Design sd_encr_device, start of the top module:
module sd_encr_device (
    input wire clk,                     
    input wire rst,                     
    input wire start,                   
    input wire rw_flag,                 
    output wire done,                   
    output wire sd_clk,
    output wire sd_cs_n,
    output wire sd_mosi,
    input  wire sd_miso,
    input wire key_rw,                  
    input wire key_sel,                 
    input wire [511:0] key_data_in,     
    output wire [511:0] key_data_out    
);
    wire sd_ready;
    wire sd_read_ready;
    wire sd_write_data_ready;
    wire [511:0] sd_data_in;
    wire [511:0] sd_data_out;
    reg xor_start;
    wire xor_done;
    wire [511:0] xor_sd_data_in;
    wire xor_sd_data_valid;
    wire xor_sd_ready;
    wire [511:0] xor_sd_data_out;
    wire reg_file_rw;
    wire reg_file_sel;
    wire [511:0] reg_file_data_out;
    reg sd_write_trigger;
    SD_Controller u_sd_controller (
        .clk              (clk),
        .rst_n            (~rst),
        .write_data       (sd_data_out),
        .write_data_ready (sd_write_data_ready),
        .read_data        (sd_data_in),
        .read_ready       (sd_read_ready),
        .ready            (sd_ready),
        .spi_clk          (sd_clk),
        .spi_cs_n         (sd_cs_n),
        .spi_mosi         (sd_mosi),
        .spi_miso         (sd_miso)
    );
    xorEncr #(
        .DATA_WIDTH(512),
        .KEY_WIDTH(512)
    ) u_xor_encr (
        .clk              (clk),
        .rst              (rst),
  ...
Size: roughly 16,000 cells after synthesis, about 3,800 flip-flops, roughly 150,000 um^2 of cells after synthesis.
Settings: LEC_CHECK=0, ABC_AREA=1, CAP_MARGIN=30, CELL_PAD_IN_SITES_DETAIL_PLACEMENT=0, CELL_PAD_IN_SITES_GLOBAL_PLACEMENT=3, CORE_MARGIN=2, CORE_UTILIZATION=21, CTS_CLUSTER_DIAMETER=397, GPL_TIMING_DRIVEN=1, MAX_ROUTING_LAYER=met5, PLACE_DENSITY_LB_ADDON=0.24, SLEW_MARGIN=0; clock period 12.3 ns.
run.sh (not shown) runs the stock make flow with config.mk's settings and CLKGATE_MAP_FILE=.
==> next run, changes <==
==> flow/config.mk (replaced) <==
export PLATFORM = sky130hd
export DESIGN_NAME = sd_encr_device
export DESIGN_NICKNAME = sd_encr_device
export VERILOG_FILES = /design/flow/design.v
export SDC_FILE = /design/flow/constraint.sdc
export NUM_CORES = 4
export LEC_CHECK = 0
export CAP_MARGIN = 20
export CORE_MARGIN = 2
export CORE_UTILIZATION = 45
export PLACE_DENSITY_LB_ADDON = 0.2
export SLEW_MARGIN = 20
==> flow/constraint.sdc (replaced) <==
create_clock -name core_clock -period 7.04 [get_ports {clk}]
set_input_delay 1.4080 -clock core_clock [delete_from_list [all_inputs] [get_ports {clk}]]
set_output_delay 1.4080 -clock core_clock [all_outputs]
set_load 0.01 [all_outputs]
- final cell count went down by 39%
- maximum frequency drops by 2.7%
- setup slack gets worse by 5400 ps
- power grows by 63%
- count of clock-buffer cells in the layout goes down by 53
- area after synthesis fell by 7.6%
- global-route usage rises by 9.3 points
==> next run, changes <==
==> flow/constraint.sdc (replaced) <==
create_clock -name core_clock -period 10.0 [get_ports {clk}]
set_input_delay 2.0000 -clock core_clock [delete_from_list [all_inputs] [get_ports {clk}]]
set_output_delay 2.0000 -clock core_clock [all_outputs]
set_load 0.01 [all_outputs]
Effect: The changed run ran to the end with no violations. Wire length goes down by 2.4%. Area after synthesis does not change. Total power goes down by 29%. Fmax goes down by 18%.

sd_encr_device again, from the RTL that the note above started with.
make LEC_CHECK=0 ABC_AREA=0 CAP_MARGIN=20 CELL_PAD_IN_SITES_GLOBAL_PLACEMENT=0 CORE_MARGIN=2 CORE_UTILIZATION=72 CTS_CLUSTER_DIAMETER=40 CTS_CLUSTER_SIZE=57 MIN_ROUTING_LAYER=met1 PLACE_DENSITY_LB_ADDON=0.0 SETUP_SLACK_MARGIN=1.12 SLEW_MARGIN=20 finish   # period 3.91 ns
The baseline finished but failed the layout checks on capacitance limit, slew limit.
Edit:
Settings changed: ABC_AREA 0 to default, CELL_PAD_IN_SITES_GLOBAL_PLACEMENT 0 to default, CTS_CLUSTER_DIAMETER 40 to default, CTS_CLUSTER_SIZE 57 to 14, MIN_ROUTING_LAYER met1 to default.
Clock period 3.91 ns to 3.92 ns, I/O delays scaled along.
Result: The new run passed the timing, design-rule and antenna checks; via count falls by 5.8%; final area went down by 2.3%; power fell by about 7%; final cell count fell by 1.5%; clock-buffer cell count went up by 98; clock power drops by 14%; register-to-register slack gets better by 0.18 ns; utilization is lower by 2.1 points.
Edit:
Settings changed: CORE_UTILIZATION 72 to 70, CTS_CLUSTER_SIZE 14 to 43, PLACE_DENSITY_LB_ADDON 0.0 to default, SETUP_SLACK_MARGIN 1.12 to default.
Clock period 3.92 ns to 4.77 ns, I/O delays scaled along.
Effect: Clock power goes down by 20%; synthesized cell count does not change; setup slack got worse by 0.21 ns; clock skew drops by 0.012 ns; combinational power is lower by 23%.
Edit:
Settings changed: CORE_UTILIZATION 70 to 58, CTS_CLUSTER_SIZE 43 to default, SETUP_SLACK_MARGIN from default to -0.57.
Clock period 4.77 ns to 5.77 ns, I/O delays scaled along.
=>
- fmax falls by about 14%
- routed wire length drops by 1.9%
- flip-flop count stays the same
- via count falls by about 4%
- final area rises by about 0.8%
- die size goes up by about 20%
- worst hold slack hardly moves
Edit:
Settings changed: CORE_UTILIZATION 58 to 72, CTS_CLUSTER_SIZE from default to 14, PLACE_DENSITY_LB_ADDON from default to 0.0, SETUP_SLACK_MARGIN -0.57 to 1.11.
Clock period 5.77 ns to 3.91 ns, I/O delays scaled along.
Clock-buffer cell count is lower by 41.
Non-clock buffer count is higher by 260.
Final cell count is lower by 2.3%.
Register-to-register slack is worse by 0.08 ns.
Edit:
Settings changed: CORE_UTILIZATION 72 to 57, CTS_CLUSTER_SIZE 14 to default, PLACE_DENSITY_LB_ADDON 0.0 to default, SETUP_SLACK_MARGIN 1.11 to default.
Clock period 3.91 ns to 4.41 ns, I/O delays scaled along.
Via count is lower by 9.3%; register-to-register slack gets worse by 0.26 ns; die size is higher by 26%.
Power and IR drop assume default switching activity.
